## v24
Design conv_1d, start of the top module:
module conv_1d #(
    parameter DATA_WIDTH  = 8,
    parameter KERNEL_SIZE = 16
) (
    input logic clk,
    input logic arst_n,
    input  logic [DATA_WIDTH-1:0] signal_data,
    input  logic                  signal_vld,
    input  logic                  signal_last,
    output logic                  signal_rdy,
    input  logic [KERNEL_SIZE*DATA_WIDTH-1:0] kernel,
    output logic [DATA_WIDTH*2+$clog2(KERNEL_SIZE)-1:0] result_data,
    output logic                    result_vld,
    output logic                    result_last,
    input  logic                    result_rdy
);
  localparam PRODUCT_WIDTH = (DATA_WIDTH * 2);
  localparam RESULT_WIDTH  = PRODUCT_WIDTH + $clog2(KERNEL_SIZE);
  logic [KERNEL_SIZE-1:0][DATA_WIDTH-1:0] signal_buf;
  logic shift_vld;
  logic shift_last;
  always_ff @(posedge clk or negedge arst_n) begin
    if (!arst_n) begin
      signal_buf <= '0;
      shift_vld <= 1'b0;
      shift_last <= 1'b0;
    end else begin 
      if (signal_vld) begin  
        signal_buf <= {signal_data, signal_buf[KERNEL_SIZE-1:1]}; 
      end
      shift_vld <= signal_vld;
      shift_last <= signal_vld & signal_last;
    end
  end
  logic [KERNEL_SIZE-1:0][PRODUCT_WIDTH-1:0] products;
  always_comb begin
    for (int i = 0; i < KERNEL_SIZE; i++) begin
      products[i] = kernel[i*DATA_WIDTH +: DATA_WIDTH] * signal_buf[i];
    end
  end
  logic [KERNEL_SIZE-1:0][PRODUCT_WIDTH-1:0] products_buf;
  logic products_vld;
  logic products_last;
  always_ff @(posedge clk or negedge arst_n) begin
    if (!arst_n) begin
      products_buf <= '0;
      products_vld <= 1'b0;
      products_last <= 1'b0;
    end else begin
      products_buf <= products;
      products_vld <= shift_vld;
      products_last <= shift_last;
    end
  end
  logic [RESULT_WIDTH-1:0] sum;
  always_comb begin
    sum = 0;
    for (int i = 0; i < KERNEL_SIZE; i++) begin
      sum += products_buf[i];
    end
  end
  logic [RESULT_WIDTH-1:0] sum_buf;
  logic sum_vld;
  logic sum_last;
  always_ff @(posedge clk or negedge arst_n) begin
    if (!arst_n) begin
      sum_buf <= '0;
      sum_vld <= 1'b0;
      sum_last <= 1'b0;
    end else begin
      sum_buf <= sum;
      sum_vld <= products_vld;
      sum_last <= products_last;
    end
  end
  assign result_data = sum_buf;
  ...
clock: 6.0 ns
lec_check: 0
abc_area: 1
cap_margin: 20
core_margin: 2
core_utilization: 40
slew_margin: 40
run.sh (not shown) runs the stock make flow with config.mk's settings and CLKGATE_MAP_FILE=.
Input changes introduced in v39 (baseline for comparison: v24):
# v24
export LEC_CHECK = 0
export ABC_AREA = 1
export CAP_MARGIN = 20
export CORE_MARGIN = 2
export CORE_UTILIZATION = 40
export SLEW_MARGIN = 40
create_clock -name core_clock -period 6.0 [get_ports {clk}]
# v39
export LEC_CHECK = 0
export CAP_MARGIN = 20
export CORE_MARGIN = 2
export CORE_UTILIZATION = 38
export SETUP_SLACK_MARGIN = -0.13
export SLEW_MARGIN = 10
create_clock -name core_clock -period 6.0 [get_ports {clk}]
--- outcome ---
v39 was carried through to the last stage, and its layout satisfied the timing, DRC and antenna checks. Of v24 and v39, the higher worst reg2reg path depth belongs to v24. Sort v24 and v39 by first-pass iteration count of the detailed router, ascending, and v39 comes first. For count of clock-buffer cells in the layout, dividing the value from v39 by the value from v24 gives 1.10. v24 → v39: area of all placed cells without fillers fell by 1.6%; first-iteration DRC count fell by 564. Diff v24..v39 | met3 demand-to-capacity share in global routing | negligible. v39 against v24; first-pass GRT wire length is down by a few percent.
--- input diff v39..v30 ---
# v39
export LEC_CHECK = 0
export CAP_MARGIN = 20
export CORE_MARGIN = 2
export CORE_UTILIZATION = 38
export SETUP_SLACK_MARGIN = -0.13
export SLEW_MARGIN = 10
create_clock -name core_clock -period 6.0 [get_ports {clk}]
# v30
export LEC_CHECK = 0
export CAP_MARGIN = 20
export CORE_MARGIN = 2
export CORE_UTILIZATION = 70
export SLEW_MARGIN = 20
create_clock -name core_clock -period 5.26 [get_ports {clk}]
==> results <==
- Looking at total met2 wirelength after detailed routing, v30 sits 610 um higher than v39 does.
- [compare] base=v39 new=v30: inverter tally of the final layout excluding the clock network flat; global-route usage up 15 points.
- Count of buffers added by post-CTS timing repair for setup | v30 above v39
- Of v39 and v30, just one finished clean: v39.
- v30: all stages done; final checks FAILED (setup timing).
- In the flow results for v30 and v39, the number of cells in the finished layout apart from fillers is smaller on v30.
- Diff v39 -> v30: fraction of area in multi-input gates lower.
#### Input delta (v46 over v30)
# v30
export LEC_CHECK = 0
export CAP_MARGIN = 20
export CORE_MARGIN = 2
export CORE_UTILIZATION = 70
export SLEW_MARGIN = 20
create_clock -name core_clock -period 5.26 [get_ports {clk}]
# v46
export LEC_CHECK = 0
export CAP_MARGIN = 20
export CORE_MARGIN = 2
export CORE_UTILIZATION = 72
export CTS_CLUSTER_SIZE = 15
export SETUP_SLACK_MARGIN = 0.81
export SLEW_MARGIN = 20
create_clock -name core_clock -period 5.61 [get_ports {clk}]
Results
v46: flow completed, timing, DRC and antenna clean. First-iteration detailed-routing DRC count (higher): v46. v30 and v46 ended up with nearly the same sequential cell area in the final layout. Between v30 and v46, the non-clock buffer count is lower for v46. Taking v30 over v46, the maximum number of pins on one net before global-route repair ratio works out to 1.14. Looking at overall fraction of global-route tracks in use, v46 sits above v30. Diff v30..v46 | number of sequential storage elements | unchanged. In v46 the global-route wire length before repair turned out 1.5% higher than in v30. Number of tap cells added at floorplan shrinks slightly when moving from v30 to v46.

---

The RTL this note starts from:
==> flow/design.v <==
module conv_1d #(
    parameter DATA_WIDTH  = 8,
    parameter KERNEL_SIZE = 16
) (
    input logic clk,
    input logic arst_n,
    input  logic [DATA_WIDTH-1:0] signal_data,
    input  logic                  signal_vld,
    input  logic                  signal_last,
    output logic                  signal_rdy,
    input  logic [KERNEL_SIZE*DATA_WIDTH-1:0] kernel,
    output logic [DATA_WIDTH*2+$clog2(KERNEL_SIZE)-1:0] result_data,
    output logic                    result_vld,
    output logic                    result_last,
    input  logic                    result_rdy
);
  localparam PRODUCT_WIDTH = (DATA_WIDTH * 2);
  localparam RESULT_WIDTH  = PRODUCT_WIDTH + $clog2(KERNEL_SIZE);
  logic [KERNEL_SIZE-1:0][DATA_WIDTH-1:0] signal_buf;
  logic shift_vld;
  logic shift_last;
  always_ff @(posedge clk or negedge arst_n) begin
    if (!arst_n) begin
      signal_buf <= '0;
      shift_vld <= 1'b0;
      shift_last <= 1'b0;
    end else begin 
      if (signal_vld) begin  
        signal_buf <= {signal_data, signal_buf[KERNEL_SIZE-1:1]}; 
      end
      shift_vld <= signal_vld;
      shift_last <= signal_vld & signal_last;
    end
  end
  logic [KERNEL_SIZE-1:0][PRODUCT_WIDTH-1:0] products;
  always_comb begin
    for (int i = 0; i < KERNEL_SIZE; i++) begin
      products[i] = kernel[i*DATA_WIDTH +: DATA_WIDTH] * signal_buf[i];
    end
  end
  logic [KERNEL_SIZE-1:0][PRODUCT_WIDTH-1:0] products_buf;
  logic products_vld;
  logic products_last;
  always_ff @(posedge clk or negedge arst_n) begin
    if (!arst_n) begin
      products_buf <= '0;
      products_vld <= 1'b0;
      products_last <= 1'b0;
    end else begin
      products_buf <= products;
      products_vld <= shift_vld;
      products_last <= shift_last;
    end
  end
  logic [RESULT_WIDTH-1:0] sum;
  always_comb begin
    sum = 0;
    for (int i = 0; i < KERNEL_SIZE; i++) begin
      sum += products_buf[i];
    end
  end
  logic [RESULT_WIDTH-1:0] sum_buf;
  logic sum_vld;
  logic sum_last;
  always_ff @(posedge clk or negedge arst_n) begin
    if (!arst_n) begin
      sum_buf <= '0;
      sum_vld <= 1'b0;
      sum_last <= 1'b0;
    end else begin
      sum_buf <= sum;
      sum_vld <= products_vld;
      sum_last <= products_last;
    end
  end
  assign result_data = sum_buf;
  assign result_vld  = sum_vld;
  assign result_last = sum_last;
  assign signal_rdy  = 1'b1;
endmodule
clock: 5.47 ns
lec_check: 0
cap_margin: 20
core_margin: 2
core_utilization: 72
cts_cluster_size: 15
place_density: 0.95
setup_slack_margin: 0.81
slew_margin: 20
The first run ended with an error in global routing.
Next try:
--- a/flow/config.mk
+++ b/flow/config.mk
@@ -8,7 +8,5 @@
 export CAP_MARGIN = 20
 export CORE_MARGIN = 2
-export CORE_UTILIZATION = 72
-export CTS_CLUSTER_SIZE = 15
-export PLACE_DENSITY = 0.95
-export SETUP_SLACK_MARGIN = 0.81
+export CORE_UTILIZATION = 50
 export SLEW_MARGIN = 20
+export TNS_END_PERCENT = 5
==> flow/constraint.sdc (replaced) <==
create_clock -name core_clock -period 3.25 [get_ports {clk}]
set_input_delay 0.6500 -clock core_clock [delete_from_list [all_inputs] [get_ports {clk}]]
set_output_delay 0.6500 -clock core_clock [all_outputs]
set_load 0.01 [all_outputs]
The changed run completed and failed the layout checks on setup timing; synthesized cell count stays the same; area after synthesis is unchanged; die area grows by 43%.
Next try:
--- a/flow/config.mk
+++ b/flow/config.mk
@@ -8,5 +8,6 @@
 export CAP_MARGIN = 20
 export CORE_MARGIN = 2
-export CORE_UTILIZATION = 50
+export CORE_UTILIZATION = 72
+export CTS_CLUSTER_SIZE = 24
+export SETUP_SLACK_MARGIN = 0.68
 export SLEW_MARGIN = 20
-export TNS_END_PERCENT = 5
==> flow/constraint.sdc (replaced) <==
create_clock -name core_clock -period 5.21 [get_ports {clk}]
set_input_delay 1.0420 -clock core_clock [delete_from_list [all_inputs] [get_ports {clk}]]
set_output_delay 1.0420 -clock core_clock [all_outputs]
set_load 0.01 [all_outputs]
Outcome: The changed run finished with setup timing left; area after synthesis does not change; routed wire length falls by 3.7%; worst setup slack gets better by 1.8 ns; global-route usage increases by 9.1 points; design area is lower by about 8%; synthesized cell count stays the same.
Next try:
--- a/flow/config.mk
+++ b/flow/config.mk
@@ -6,8 +6,7 @@
 export NUM_CORES = 4
 export LEC_CHECK = 0
-export CAP_MARGIN = 20
+export CAP_MARGIN = 0
 export CORE_MARGIN = 2
 export CORE_UTILIZATION = 72
-export CTS_CLUSTER_SIZE = 24
-export SETUP_SLACK_MARGIN = 0.68
+export SETUP_SLACK_MARGIN = -0.02
 export SLEW_MARGIN = 20
==> flow/constraint.sdc (replaced) <==
create_clock -name core_clock -period 5.62 [get_ports {clk}]
set_input_delay 1.1240 -clock core_clock [delete_from_list [all_inputs] [get_ports {clk}]]
set_output_delay 1.1240 -clock core_clock [all_outputs]
set_load 0.01 [all_outputs]
=> The new run went through all stages and came out clean. Setup slack improves by 0.39 ns. Global-route usage came out lower by 0.76 points. Sequential share of layout area came out higher by 0.79 points. Die size is unchanged.
Next try:
--- a/flow/config.mk
+++ b/flow/config.mk
@@ -6,7 +6,6 @@
 export NUM_CORES = 4
 export LEC_CHECK = 0
-export CAP_MARGIN = 0
+export CAP_MARGIN = 20
 export CORE_MARGIN = 2
-export CORE_UTILIZATION = 72
-export SETUP_SLACK_MARGIN = -0.02
+export CORE_UTILIZATION = 70
 export SLEW_MARGIN = 20
==> flow/constraint.sdc (replaced) <==
create_clock -name core_clock -period 5.17 [get_ports {clk}]
set_input_delay 1.0340 -clock core_clock [delete_from_list [all_inputs] [get_ports {clk}]]
set_output_delay 1.0340 -clock core_clock [all_outputs]
set_load 0.01 [all_outputs]
The changed run finished but failed the layout checks on setup timing.
Wire length went up by a few percent.
Via count climbs slightly.
Setup slack got worse by 0.47 ns.

---

Setup of alpha:
Starts from the design.v that is shown in full above.
export LEC_CHECK = 0
export ABC_AREA = 1
export CAP_MARGIN = 10
export CORE_MARGIN = 2
export CORE_UTILIZATION = 72
export CTS_CLUSTER_DIAMETER = 256
export CTS_CLUSTER_SIZE = 34
export GPL_ROUTABILITY_DRIVEN = 0
export GPL_TIMING_DRIVEN = 1
export HOLD_SLACK_MARGIN = 0.24
export MIN_ROUTING_LAYER = met1
export PLACE_DENSITY = 0.64
export SLEW_MARGIN = 20
export TNS_END_PERCENT = 80
create_clock -name core_clock -period 3.54 [get_ports {clk}]
For alpha, the flow was terminated by a tool error in global routing and produced no final design.
[inputs] beta vs alpha
Settings: GPL_ROUTABILITY_DRIVEN removed (was 0); CTS_CLUSTER_SIZE removed (was 34); CAP_MARGIN changed from 10 to 20; CTS_CLUSTER_DIAMETER removed (was 256); SETUP_SLACK_MARGIN newly set to -0.02; PLACE_DENSITY changed from 0.64 to 0.92; GPL_TIMING_DRIVEN removed (was 1); TNS_END_PERCENT removed (was 80); HOLD_SLACK_MARGIN removed (was 0.24); ABC_AREA removed (was 1); MIN_ROUTING_LAYER removed (was met1); the clock period (ns, I/O delays scaled along) changed from 3.54 to 5.62.
Findings:
- beta: cell count listed in synth_stat.txt 1405 below alpha
- Between alpha and beta, the initial core utilization figures differ only marginally.
- Worst setup timing slack at the placement stage was lower in alpha than in beta.
- Die height is higher on alpha
- alpha did not finish; the tool stopped in global routing with error ODB-0269.
- Finished, but not clean: beta, with setup timing.
### beta -> gamma
Settings: CORE_UTILIZATION changed from 72 to 40; SETUP_SLACK_MARGIN removed (was -0.02); PLACE_DENSITY removed (was 0.92); the clock period (ns, I/O delays scaled along) changed from 5.62 to 5.78.
Findings:
The final layout from gamma, which completed every stage, passed the timing, DRC and antenna checks at the end of the flow. [gamma vs beta] non-clock buffer count in the final layout: lower in gamma. Lower worst-case headroom to the max-slew limit goes to beta over gamma. Summary: with beta as the reference, non-filler instance count after layout in gamma moved up by more than 10%. Final cycle utilization of the critical path on gamma is down relative to beta. Compared with beta, in gamma critical path data required time picked up an extra 0.15 ns, least setup slack across all paths after layout +1.32 ns. Run comparison: beta critical path capture point sum_buf[19]; gamma critical path capture point sum_buf[16].
> inputs changed (gamma -> delta)
Settings: swapping 40 for 57 in CORE_UTILIZATION; putting TNS_END_PERCENT at 5 where nothing was set; swapping 5.78 for 4.83 in the clock period (ns, I/O delays scaled along).
### Flow results
Re minimum period implied by the final worst setup slack: delta is 0.21 ns down on gamma. Going from gamma to delta, relative area change from synthesis to final layout grows by 5.4 points. Worst setup slack, gamma and delta: smaller value in delta. Going from gamma to delta, final RePlAce weighted congestion grows by about 2.5%. gamma finished every step from synthesis to the final layout, and the layout passed the timing, DRC and antenna checks. delta ran in full, but the layout does not pass; the checks complain about setup timing.

---

RTL: the design.v shown in full above, as it stands there.
make LEC_CHECK=0 ABC_AREA=0 CAP_MARGIN=10 CELL_PAD_IN_SITES_DETAIL_PLACEMENT=0 CORE_ASPECT_RATIO=1.38 CORE_MARGIN=10 CORE_UTILIZATION=50 CTS_CLUSTER_DIAMETER=256 CTS_CLUSTER_SIZE=13 GPL_ROUTABILITY_DRIVEN=0 GPL_TIMING_DRIVEN=1 HOLD_SLACK_MARGIN=0.11 MAX_ROUTING_LAYER=met4 MIN_ROUTING_LAYER=met2 PLACE_DENSITY_LB_ADDON=0.15 SETUP_SLACK_MARGIN=0.44 SLEW_MARGIN=10 TNS_END_PERCENT=35 finish   # period 3.45 ns
The baseline completed and failed the layout checks on negative setup slack.
Next try:
- ABC_AREA: 0 -> default
- CAP_MARGIN: 10 -> 20
- CELL_PAD_IN_SITES_DETAIL_PLACEMENT: 0 -> default
- CORE_ASPECT_RATIO: 1.38 -> default
- CORE_MARGIN: 10 -> 2
- CORE_UTILIZATION: 50 -> 56
- CTS_CLUSTER_DIAMETER: 256 -> default
- CTS_CLUSTER_SIZE: 13 -> default
- GPL_ROUTABILITY_DRIVEN: 0 -> default
- GPL_TIMING_DRIVEN: 1 -> default
- HOLD_SLACK_MARGIN: 0.11 -> default
- MAX_ROUTING_LAYER: met4 -> default
- MIN_ROUTING_LAYER: met2 -> default
- PLACE_DENSITY_LB_ADDON: 0.15 -> default
- SETUP_SLACK_MARGIN: 0.44 -> 0.97
- SLEW_MARGIN: 10 -> 20
- TNS_END_PERCENT: 35 -> default
- clock period: 3.45 -> 4.05 ns (I/O delays scaled with it)
After rerunning: The changed run finished but failed the layout checks on negative setup slack; cell count shrinks by 1.2%; non-clock buffer count grows by 5; wire length shrinks by 4.2%.
Next try:
- CORE_ASPECT_RATIO: default -> 0.71
- CORE_UTILIZATION: 56 -> 72
- SETUP_SLACK_MARGIN: 0.97 -> 0.71
- clock period: 4.05 -> 5.26 ns (I/O delays scaled with it)
The new run completed, yet does not pass: negative setup slack.
Register-to-register slack gains 1000 ps.
Design area goes down by about a fifth.
Hold slack gets better by 120 ps.
Sequential cell count does not change.
Cell count came out lower by roughly a tenth.
Routed wire length went down by a little under a tenth.
Sequential share of layout area rises by 2.5 points.
Die area is lower by about a fifth.
Synthesized cell count stays the same.
Count of clock-buffer cells in the layout falls by 7.
Next try:
- CAP_MARGIN: 20 -> 15
- CORE_ASPECT_RATIO: 0.71 -> default
- SETUP_SLACK_MARGIN: 0.71 -> 0.67
- clock period: 5.26 -> 5.17 ns (I/O delays scaled with it)
The changed run reached the layout checks and failed them: negative setup slack.
Utilization went up by 1.7 points.
Clock skew went down by 26 ps.
Global-route usage went up by 0.24 points.
Final area went up slightly.
Via count went up by a few percent.
Register-to-register slack got worse by 110 ps.
